## north
Design caesar_cipher, start of the top module:
module caesar_cipher (
   input            clk
  ,input            rst_n
  ,input            ptxt_valid  
  ,input            mode  
  ,input            key_shift_dir_1  
  ,input            key_shift_dir_3  
  ,input      [4:0] key_shift_num_1  
  ,input      [4:0] key_shift_num_3  
  ,input      [7:0] ptxt_char
  ,output reg [7:0] ctxt_char
  ,output reg       err_invalid_key_shift_num
  ,output reg       err_invalid_ptxt_char
  ,output reg       ctx_ready
);
Settings: LEC_CHECK=0, ABC_AREA=1, CAP_MARGIN=15, CELL_PAD_IN_SITES_DETAIL_PLACEMENT=0, CELL_PAD_IN_SITES_GLOBAL_PLACEMENT=1, CORE_ASPECT_RATIO=1.42, CORE_MARGIN=2, CORE_UTILIZATION=24, CTS_CLUSTER_DIAMETER=313, GPL_ROUTABILITY_DRIVEN=1, GPL_TIMING_DRIVEN=0, HOLD_SLACK_MARGIN=0.13, MAX_ROUTING_LAYER=met5, MIN_ROUTING_LAYER=met1, PLACE_DENSITY_LB_ADDON=0.22, SLEW_MARGIN=20, TNS_END_PERCENT=65; clock period 7.77 ns.
run.sh (not shown) runs the stock make flow with config.mk's settings and CLKGATE_MAP_FILE=.
Complete run, failing final checks: north, reason setup timing.
Inputs modified between north and south:
# north
export LEC_CHECK = 0
export ABC_AREA = 1
export CAP_MARGIN = 15
export CELL_PAD_IN_SITES_DETAIL_PLACEMENT = 0
export CELL_PAD_IN_SITES_GLOBAL_PLACEMENT = 1
export CORE_ASPECT_RATIO = 1.42
export CORE_MARGIN = 2
export CORE_UTILIZATION = 24
export CTS_CLUSTER_DIAMETER = 313
export GPL_ROUTABILITY_DRIVEN = 1
export GPL_TIMING_DRIVEN = 0
export HOLD_SLACK_MARGIN = 0.13
export MAX_ROUTING_LAYER = met5
export MIN_ROUTING_LAYER = met1
export PLACE_DENSITY_LB_ADDON = 0.22
export SLEW_MARGIN = 20
export TNS_END_PERCENT = 65
create_clock -name core_clock -period 7.77 [get_ports {clk}]
# south
export LEC_CHECK = 0
export CAP_MARGIN = 20
export CORE_MARGIN = 2
export CORE_UTILIZATION = 35
export SLEW_MARGIN = 20
create_clock -name core_clock -period 13.6 [get_ports {clk}]
Findings:
south completed every stage of the flow, and the final layout passed the timing, design-rule and antenna checks.
south against north: multiplexer share of the synthesized area moved up; worst setup slack after layout moved up; mean area per synthesized cell moved up; total number of multi-input combinational cells moved down.
#### Input delta (east over south)
# south
export LEC_CHECK = 0
export CAP_MARGIN = 20
export CORE_MARGIN = 2
export CORE_UTILIZATION = 35
export SLEW_MARGIN = 20
create_clock -name core_clock -period 13.6 [get_ports {clk}]
# east
export LEC_CHECK = 0
export CAP_MARGIN = 20
export CORE_MARGIN = 2
export CORE_UTILIZATION = 65
export SLEW_MARGIN = 20
create_clock -name core_clock -period 10.9 [get_ports {clk}]
### Flow results
south and east: one clean run, south; the rest did not finish clean. [east] flow finished | final checks: failed | reasons: setup timing. Relative to south, the effective utilization at floorplan of east is higher by 30 points. south -> east: count of unique library cells instantiated by Yosys delta 0, exact match. east drops more vias than south. Count of buffer and inverter cells on the critical path, east and south: lower on south. east — smallest hold slack 570 ps lower, south as reference. Comparing the two runs side by side, east comes out behind south on wire length.
What west does differently from east at the input level:
# east
export LEC_CHECK = 0
export CAP_MARGIN = 20
export CORE_MARGIN = 2
export CORE_UTILIZATION = 65
export SLEW_MARGIN = 20
create_clock -name core_clock -period 10.9 [get_ports {clk}]
# west
export LEC_CHECK = 0
export CAP_MARGIN = 20
export CORE_MARGIN = 2
export CORE_UTILIZATION = 40
export SLEW_MARGIN = 20
create_clock -name core_clock -period 14.0 [get_ports {clk}]
- Per the final summary, west finished and its layout is clean on timing, DRC and antenna.
- ctxt_char[1] as the last element of the critical path was reported by west, and ctxt_char[3] by east.
- Taking east as the reference, in west worst path arrival time has increased, aggregate global-route resource usage fell 18 points.
- On post-place instance area: between east and west, it ends up lower for west.

Starting RTL as in the previous note.
// caesar_cipher
module caesar_cipher (
   input            clk
  ,input            rst_n
  ,input            ptxt_valid  
  ,input            mode  
  ,input            key_shift_dir_1  
  ,input            key_shift_dir_3  
  ,input      [4:0] key_shift_num_1  
  ,input      [4:0] key_shift_num_3  
  ,input      [7:0] ptxt_char
  ,output reg [7:0] ctxt_char
  ,output reg       err_invalid_key_shift_num
  ,output reg       err_invalid_ptxt_char
  ,output reg       ctx_ready
);
clock: 10.8 ns
lec_check: 0
cap_margin: 20
core_margin: 2
core_utilization: 68
hold_slack_margin: -0.07
slew_margin: 20
The first run never finished: it broke off in global routing (5_1_grt).
Rerun with:
- CAP_MARGIN: 20 -> 15
- CELL_PAD_IN_SITES_DETAIL_PLACEMENT: unset -> 0
- CELL_PAD_IN_SITES_GLOBAL_PLACEMENT: unset -> 0
- CORE_UTILIZATION: 68 -> 63
- CTS_CLUSTER_DIAMETER: unset -> 389
- GPL_TIMING_DRIVEN: unset -> 1
- HOLD_SLACK_MARGIN: -0.07 -> unset
- MIN_ROUTING_LAYER: unset -> met1
- PLACE_DENSITY_LB_ADDON: unset -> 0.1
- TNS_END_PERCENT: unset -> 65
Effect: The new run failed in global routing (5_1_grt). Synthesized cell count does not change. Area after synthesis stays the same. Die size rose by a little under a tenth.
Rerun with:
- CELL_PAD_IN_SITES_DETAIL_PLACEMENT: 0 -> 1
- CELL_PAD_IN_SITES_GLOBAL_PLACEMENT: 0 -> 2
- CORE_UTILIZATION: 63 -> 24
- GPL_TIMING_DRIVEN: 1 -> 0
- clock period: 10.8 -> 23.0 ns (I/O delays scaled with it)
Result: The changed run went through all stages and came out clean; area after synthesis stays the same; die area increases to 2.6 times its value; synthesized cell count stays the same.
Rerun with:
- CAP_MARGIN: 15 -> 20
- CELL_PAD_IN_SITES_DETAIL_PLACEMENT: 1 -> unset
- CELL_PAD_IN_SITES_GLOBAL_PLACEMENT: 2 -> unset
- CORE_UTILIZATION: 24 -> 9
- CTS_CLUSTER_DIAMETER: 389 -> unset
- GPL_TIMING_DRIVEN: 0 -> unset
- MIN_ROUTING_LAYER: met1 -> unset
- PLACE_DENSITY_LB_ADDON: 0.1 -> unset
- TNS_END_PERCENT: 65 -> unset
- clock period: 23.0 -> 15.6 ns (I/O delays scaled with it)
Clock-buffer cell count decreases by 1. Core utilization decreases by 16 points. Worst setup slack loses 3.5 ns. Cell count increases by 44%. Final area increases by 9.0%.
